==> flow/design.v (excerpt) <==
module flashNavigator
#(
  parameter STARTUP_WAIT = 32'd1000
)
(
    input wire clk,
    input wire rst,
    output reg flashClk,
    input wire flashMiso,
    output reg flashMosi,
    output reg flashCs,
    input wire [5:0] charAddress,
    output reg [7:0] charOutput,
    input wire btn1,
    input wire btn2
);
clock: 8.65 ns
lec_check: 0
abc_area: 1
cap_margin: 35
cell_pad_in_sites_global_placement: 3
core_aspect_ratio: 1.1
core_margin: 3
core_utilization: 53
cts_cluster_size: 56
gpl_routability_driven: 1
gpl_timing_driven: 1
hold_slack_margin: -0.02
max_routing_layer: met5
place_density_lb_addon: 0.12
setup_slack_margin: 0.5
slew_margin: 10
tns_end_percent: 100
run.sh (not shown) runs the stock make flow with config.mk's settings and CLKGATE_MAP_FILE=.
The first run never finished: it broke off in 3_1_place_gp_skip_io on FLW-0024.
Then changed:
==> flow/config.mk (replaced) <==
export PLATFORM = sky130hd
export DESIGN_NAME = flashNavigator
export DESIGN_NICKNAME = flashNavigator
export VERILOG_FILES = /design/flow/design.v
export SDC_FILE = /design/flow/constraint.sdc
export NUM_CORES = 4
export LEC_CHECK = 0
export CAP_MARGIN = 20
export CORE_MARGIN = 2
export CORE_UTILIZATION = 40
export PLACE_DENSITY = 0.6
export SLEW_MARGIN = 20
==> flow/constraint.sdc (replaced) <==
create_clock -name core_clock -period 4.87 [get_ports {clk}]
set_input_delay 0.9740 -clock core_clock [delete_from_list [all_inputs] [get_ports {clk}]]
set_output_delay 0.9740 -clock core_clock [all_outputs]
set_load 0.01 [all_outputs]
This time the run completed with no timing, DRC or antenna violations.
Die area increases by about a fifth.
Synthesized area decreases by roughly a tenth.
Synthesized cell count decreases by a quarter to a third.
Then changed:
--- a/flow/config.mk
+++ b/flow/config.mk
@@ -10 +10 @@
-export CORE_UTILIZATION = 40
+export CORE_UTILIZATION = 47
Total power is about the same.
Core utilization goes up by 8.0 points.
Global-route usage goes up by 4.0 points.
Routed wire length goes up slightly.
Setup slack degrades by 160 ps.
Clock power stays flat.
Area after synthesis does not change.
Hold slack degrades by 5.5 ps.

* * *

alpha:
flashNavigator again, from the RTL that the note above started with.
Design flashNavigator, start of the top module:
module flashNavigator
#(
  parameter STARTUP_WAIT = 32'd1000
)
(
    input wire clk,
    input wire rst,
    output reg flashClk,
    input wire flashMiso,
    output reg flashMosi,
    output reg flashCs,
    input wire [5:0] charAddress,
    output reg [7:0] charOutput,
    input wire btn1,
    input wire btn2
);
reg [23:0] readAddress;
localparam [7:0] command = 8'h03;
reg [7:0] currentByteOut;
reg [7:0] currentByteNum;
reg [255:0] dataIn;
reg [255:0] dataInBuffer;
localparam STATE_INIT_POWER = 8'd0;
localparam STATE_LOAD_CMD_TO_SEND = 8'd1;
localparam STATE_SEND = 8'd2;
localparam STATE_LOAD_ADDRESS_TO_SEND = 8'd3;
localparam STATE_READ_DATA = 8'd4;
localparam STATE_DONE = 8'd5;
reg [23:0] dataToSend;
reg [8:0] bitsToSend;
reg [32:0] counter;
reg [2:0] state;
reg [2:0] returnState;
reg dataReady;
always @(posedge clk) begin
if (rst) begin
  flashClk <= 0;
  flashMosi <= 0;
  flashCs <= 1;
  readAddress <= 0;
  currentByteOut <= 0;
  currentByteNum <= 0;
  dataIn <= 0;
  dataInBuffer <= 0;
  dataToSend <= 0;
  bitsToSend <= 0;
  counter <= 0;
  state <= 0;
  returnState <= 0;
  dataReady <= 0;
end
else
case (state)
  STATE_INIT_POWER: begin
    if (counter > STARTUP_WAIT && btn1 == 1 && btn2 == 1) begin
      state <= STATE_LOAD_CMD_TO_SEND;
      counter <= 32'b0;
      dataReady <= 0;
      currentByteNum <= 0;
      currentByteOut <= 0;
    end
    else
      counter <= counter + 1;
  end
  STATE_LOAD_CMD_TO_SEND: begin
      flashCs <= 0;
      dataToSend[23-:8] <= command;
      bitsToSend <= 8;
      state <= STATE_SEND;
      returnState <= STATE_LOAD_ADDRESS_TO_SEND;
  end
  STATE_SEND: begin
    if (counter == 32'd0) begin
      flashClk <= 0;
      flashMosi <= dataToSend[23];
      dataToSend <= {dataToSend[22:0],1'b0};
      bitsToSend <= bitsToSend - 1;
      counter <= 1;
    end
    else begin
      counter <= 32'd0;
      flashClk <= 1;
      if (bitsToSend == 0)
        state <= returnState;
    end
  end
  STATE_LOAD_ADDRESS_TO_SEND: begin
    dataToSend <= readAddress;
    bitsToSend <= 24;
    state <= STATE_SEND;
    returnState <= STATE_READ_DATA;
    currentByteNum <= 0;
  end
  ...
export LEC_CHECK = 0
export CAP_MARGIN = 20
export CORE_MARGIN = 2
export CORE_UTILIZATION = 72
export CTS_CLUSTER_DIAMETER = 353
export CTS_CLUSTER_SIZE = 14
export PLACE_DENSITY = 0.78
export SETUP_SLACK_MARGIN = 0.38
export SLEW_MARGIN = 20
create_clock -name core_clock -period 2.86 [get_ports {clk}]
Looking at the reports, alpha completed the entire flow and the layout it produced met the timing, design-rule and antenna checks.
Changes in beta relative to alpha:
- a deleted PLACE_DENSITY that had been 0.78
- a change of SETUP_SLACK_MARGIN from 0.38 to 0.5
- an added ABC_AREA of 1
- an added GPL_ROUTABILITY_DRIVEN of 1
- a change of CORE_MARGIN from 2 to 8
- an added MAX_ROUTING_LAYER of met5
- a deleted CTS_CLUSTER_DIAMETER that had been 353
- a change of CTS_CLUSTER_SIZE from 14 to 56
- an added PLACE_DENSITY_LB_ADDON of 0.12
- an added CELL_PAD_IN_SITES_GLOBAL_PLACEMENT of 3
- a change of CAP_MARGIN from 20 to 35
- an added GPL_TIMING_DRIVEN of 1
- an added TNS_END_PERCENT of 100
- an added HOLD_SLACK_MARGIN of -0.02
- a change of SLEW_MARGIN from 20 to 10
- an added CORE_ASPECT_RATIO of 1.1
- a change of CORE_UTILIZATION from 72 to 53
- a change of the clock period (ns, I/O delays scaled along) from 2.86 to 8.65
Results
- Stage in which a tool error killed beta: global placement without I/O.
- When beta is set beside alpha, its floorplan core area turns out to be about 56% larger.
- beta vs. alpha: floorplan net count higher; synthesized cell count higher; area after synthesis higher; area of the die higher; mean instance size in the synthesized netlist lower.
- Higher number of cell instances after yosys synthesis was reported by beta, not alpha.
- Compared with alpha, beta shows yosys stat chip area that has gone up by more than 10%.
- Compound-gate portion of the synthesized area (higher): beta
- The higher effective utilization at floorplan came out of alpha.
- beta: area fraction in and, or, nand and nor cells higher than alpha
--- input diff beta..gamma ---
- CELL_PAD_IN_SITES_GLOBAL_PLACEMENT: 3 -> unset
- SETUP_SLACK_MARGIN: 0.5 -> unset
- CORE_UTILIZATION: 53 -> 72
- CAP_MARGIN: 35 -> 15
- CELL_PAD_IN_SITES_DETAIL_PLACEMENT: unset -> 2
- SLEW_MARGIN: 10 -> 0
- HOLD_SLACK_MARGIN: -0.02 -> unset
- PLACE_DENSITY_LB_ADDON: 0.12 -> 0.03
- TNS_END_PERCENT: 100 -> unset
- CORE_ASPECT_RATIO: 1.1 -> unset
- CTS_CLUSTER_SIZE: 56 -> unset
- CORE_MARGIN: 8 -> 2
- the clock period (ns, I/O delays scaled along): 8.65 -> 3.5
### Flow results
gamma got as far as detailed placement, where a tool error ended the run. From beta to gamma the numbers moved as follows: synthesized area divided by synthesized cell count was more or less identical; total nets after synthesis now sits at about the same level. Reported for gamma and beta, complex-gate fraction of the synthesized area turned out identical to the last digit. Per the comparison of gamma with beta, core footprint now smaller; vertical extent of the die now smaller; number of rows created at floorplan now smaller; area of the die now smaller; post-synthesis simple-gate area fraction comparable. Core utilization at floorplan (lower): beta.

* * *

== wip/nickel ==
The RTL this note starts from:
==> flow/design.v <==
`default_nettype none
module toHex(
    input wire clk,
    input wire rst,
    input wire [3:0] value,
    output reg [7:0] hexChar
);
    always @(posedge clk) begin
        if (rst)
            hexChar <= "0";
        else
            hexChar <= (value <= 4'd9) ? 8'd48 + value : 8'd55 + value;
    end
endmodule
module flashNavigator
#(
  parameter STARTUP_WAIT = 32'd1000
)
(
    input wire clk,
    input wire rst,
    output reg flashClk,
    input wire flashMiso,
    output reg flashMosi,
    output reg flashCs,
    input wire [5:0] charAddress,
    output reg [7:0] charOutput,
    input wire btn1,
    input wire btn2
);
reg [23:0] readAddress;
localparam [7:0] command = 8'h03;
reg [7:0] currentByteOut;
reg [7:0] currentByteNum;
reg [255:0] dataIn;
reg [255:0] dataInBuffer;
localparam STATE_INIT_POWER = 8'd0;
localparam STATE_LOAD_CMD_TO_SEND = 8'd1;
localparam STATE_SEND = 8'd2;
localparam STATE_LOAD_ADDRESS_TO_SEND = 8'd3;
localparam STATE_READ_DATA = 8'd4;
localparam STATE_DONE = 8'd5;
reg [23:0] dataToSend;
reg [8:0] bitsToSend;
reg [32:0] counter;
reg [2:0] state;
reg [2:0] returnState;
reg dataReady;
always @(posedge clk) begin
if (rst) begin
  flashClk <= 0;
  flashMosi <= 0;
  flashCs <= 1;
  readAddress <= 0;
  currentByteOut <= 0;
  currentByteNum <= 0;
  dataIn <= 0;
  dataInBuffer <= 0;
  dataToSend <= 0;
  bitsToSend <= 0;
  counter <= 0;
  state <= 0;
  returnState <= 0;
  dataReady <= 0;
end
else
case (state)
  STATE_INIT_POWER: begin
    if (counter > STARTUP_WAIT && btn1 == 1 && btn2 == 1) begin
      state <= STATE_LOAD_CMD_TO_SEND;
      counter <= 32'b0;
      dataReady <= 0;
      currentByteNum <= 0;
      currentByteOut <= 0;
    end
    else
      counter <= counter + 1;
  end
  STATE_LOAD_CMD_TO_SEND: begin
      flashCs <= 0;
      dataToSend[23-:8] <= command;
      bitsToSend <= 8;
      state <= STATE_SEND;
      returnState <= STATE_LOAD_ADDRESS_TO_SEND;
  end
  STATE_SEND: begin
    if (counter == 32'd0) begin
      flashClk <= 0;
      flashMosi <= dataToSend[23];
      dataToSend <= {dataToSend[22:0],1'b0};
      bitsToSend <= bitsToSend - 1;
      counter <= 1;
    end
    else begin
      counter <= 32'd0;
      flashClk <= 1;
      if (bitsToSend == 0)
        state <= returnState;
    end
  end
  STATE_LOAD_ADDRESS_TO_SEND: begin
    dataToSend <= readAddress;
    bitsToSend <= 24;
    state <= STATE_SEND;
    returnState <= STATE_READ_DATA;
    currentByteNum <= 0;
  end
  STATE_READ_DATA: begin
    if (counter[0] == 1'd0) begin
      flashClk <= 0;
      counter <= counter + 1;
      if (counter[3:0] == 0 && counter > 0) begin
        dataIn[(currentByteNum << 3)+:8] <= currentByteOut;
        currentByteNum <= currentByteNum + 1;
        if (currentByteNum == 31)
          state <= STATE_DONE;
      end
    end
    else begin
      flashClk <= 1;
      currentByteOut <= {currentByteOut[6:0], flashMiso};
      counter <= counter + 1;
    end
  end
  STATE_DONE: begin
    dataReady <= 1;
    flashCs <= 1;
    dataInBuffer <= dataIn;
    counter <= STARTUP_WAIT;
    if (btn1 == 0) begin 
      readAddress <= readAddress + 24;
      state <= STATE_INIT_POWER;
    end
    else if (btn2 == 0) begin 
      readAddress <= readAddress - 24;
      state <= STATE_INIT_POWER;
    end
  end
  default: ;
endcase
end
wire [7:0] byteDisplayNumber;
wire lowerBit;
wire [7:0] hexCharOutput;
wire [3:0] currentHexVal;
reg [7:0] chosenByte;
wire [7:0] hexChar;
reg [3:0] addrNibble;
always @(*) begin
  case (4'd13 - charAddress[3:0])
    4'd0: addrNibble = readAddress[3:0];
    4'd1: addrNibble = readAddress[7:4];
    4'd2: addrNibble = readAddress[11:8];
    4'd3: addrNibble = readAddress[15:12];
    4'd4: addrNibble = readAddress[19:16];
    4'd5: addrNibble = readAddress[23:20];
    default: addrNibble = 4'd0;
  endcase
end
toHex hexConv(
clk,
rst,
addrNibble,
hexChar
);
always @(posedge clk) begin
if (rst) begin
  chosenByte <= 0;
  charOutput <= 0;
end
else begin
chosenByte <= dataInBuffer[(byteDisplayNumber << 3)+:8];
if (charAddress[5:4] == 2'b11) begin
  case (charAddress[3:0])
    0: charOutput <= "A";
    1: charOutput <= "d";
    2: charOutput <= "d";
    3: charOutput <= "r";
    4: charOutput <= ":";
    6: charOutput <= "0";
    7: charOutput <= "x";
    8,9,10,11,12,13: charOutput <= hexChar;
    15: charOutput <= dataReady ? " " : "L";
    default: charOutput <= " ";
  endcase
end
else
  charOutput <= hexCharOutput;
end
end
assign byteDisplayNumber = {3'b000, charAddress[5:1]};
assign lowerBit = charAddress[0];
assign currentHexVal = lowerBit ? chosenByte[3:0] : chosenByte[7:4];
toHex hexConvert(
clk,
rst,
currentHexVal,
hexCharOutput
);
endmodule
make LEC_CHECK=0 CAP_MARGIN=20 CORE_MARGIN=2 CORE_UTILIZATION=71 CTS_CLUSTER_SIZE=56 GPL_TIMING_DRIVEN=1 MAX_ROUTING_LAYER=met5 PLACE_DENSITY_LB_ADDON=0.13 SETUP_SLACK_MARGIN=0.8 SLEW_MARGIN=0 TNS_END_PERCENT=100 finish   # period 2.7 ns
wip/nickel had finished all stages when the layout checks came back failing, citing capacitance limit, slew limit, setup timing.
## Diff of input files: wip/quartz against wip/nickel
==> flow/config.mk <==
export PLATFORM = sky130hd
export DESIGN_NAME = flashNavigator
export DESIGN_NICKNAME = flashNavigator
export VERILOG_FILES = /design/flow/design.v
export SDC_FILE = /design/flow/constraint.sdc
export NUM_CORES = 4
export LEC_CHECK = 0
export ABC_AREA = 1
export CAP_MARGIN = 0
export CORE_ASPECT_RATIO = 0.69
export CORE_MARGIN = 2
export CORE_UTILIZATION = 72
export CTS_CLUSTER_DIAMETER = 345
export CTS_CLUSTER_SIZE = 10
export HOLD_SLACK_MARGIN = 0.3
export PLACE_DENSITY = 0.39
export SETUP_SLACK_MARGIN = 0.8
export SLEW_MARGIN = 0
export TNS_END_PERCENT = 5
[summary]
wip/quartz vs wip/nickel — distinct cell type count after synthesis dropped by more than 10%. Of wip/quartz and wip/nickel, wip/nickel shows the higher max-capacitance violation count, with wip/quartz below it. Apart from wip/nickel, each of wip/quartz and wip/nickel ends the flow with a layout that passes the timing, design-rule and antenna checks. Post-route worst setup slack: wip/quartz and wip/nickel compared, higher one is wip/quartz. Compared with wip/nickel, in wip/quartz vertical die size went down 12%; average cell area after synthesis fell by 21%. Global-route layer with the greatest usage = met1: wip/quartz; global-route layer with the greatest usage = met2: wip/nickel.
Input-level comparison between wip/zinc and wip/quartz:
==> flow/config.mk <==
export PLATFORM = sky130hd
export DESIGN_NAME = flashNavigator
export DESIGN_NICKNAME = flashNavigator
export VERILOG_FILES = /design/flow/design.v
export SDC_FILE = /design/flow/constraint.sdc
export NUM_CORES = 4
export LEC_CHECK = 0
export CAP_MARGIN = 20
export CORE_MARGIN = 2
export CORE_UTILIZATION = 40
export PLACE_DENSITY = 0.6
export SLEW_MARGIN = 20
==> flow/constraint.sdc <==
create_clock -name core_clock -period 3.63 [get_ports {clk}]
set_input_delay 0.7260 -clock core_clock [delete_from_list [all_inputs] [get_ports {clk}]]
set_output_delay 0.7260 -clock core_clock [all_outputs]
set_load 0.01 [all_outputs]
Notes after the runs:
- Taking wip/quartz as the reference, in wip/zinc required arrival time at the worst endpoint picked up an extra 1020 ps; power per standard cell area lost about 33%; total routed wirelength lost about 30%; via count normalized by instance count lost about 16%.
- Against wip/quartz, die area in wip/zinc came out worse.
- Compared with wip/quartz, in wip/zinc flip-flop and latch share of the layout cell area went up 4.8 points; post-placement worst setup slack rose 99 ps.
For wip/umber, these inputs were changed with respect to wip/zinc:
==> flow/constraint.sdc <==
create_clock -name core_clock -period 10.0 [get_ports {clk}]
set_input_delay 2.0000 -clock core_clock [delete_from_list [all_inputs] [get_ports {clk}]]
set_output_delay 2.0000 -clock core_clock [all_outputs]
set_load 0.01 [all_outputs]
==> results <==
wip/zinc → wip/umber: switching component of the power decreased by about 66% relative to the old numbers, internal power decreased by 65% relative to the old numbers, signed area change from the synthesized netlist to the final layout decreased by 3.3 points relative to the old numbers, count of clock buffers in the final design decreased by about 3% relative to the old numbers, transition time at the pin with the least slew margin increased by 42 ps relative to the old numbers.
Summary of the comparison: critical path depth is higher in wip/umber, relative to wip/zinc.
Sort wip/umber and wip/zinc by routed wire length desc -> top: wip/zinc
Delta(total design power, wip/umber - wip/zinc) < 0
readAddress[23] as the end point of the critical path was reported by wip/umber, and dataIn[99] by wip/zinc.
Core utilization: lower on wip/umber
wip/umber vs. wip/zinc: maximum fanout along the worst path went up 13; setup slack saw an increase.
Power and IR drop assume default switching activity.
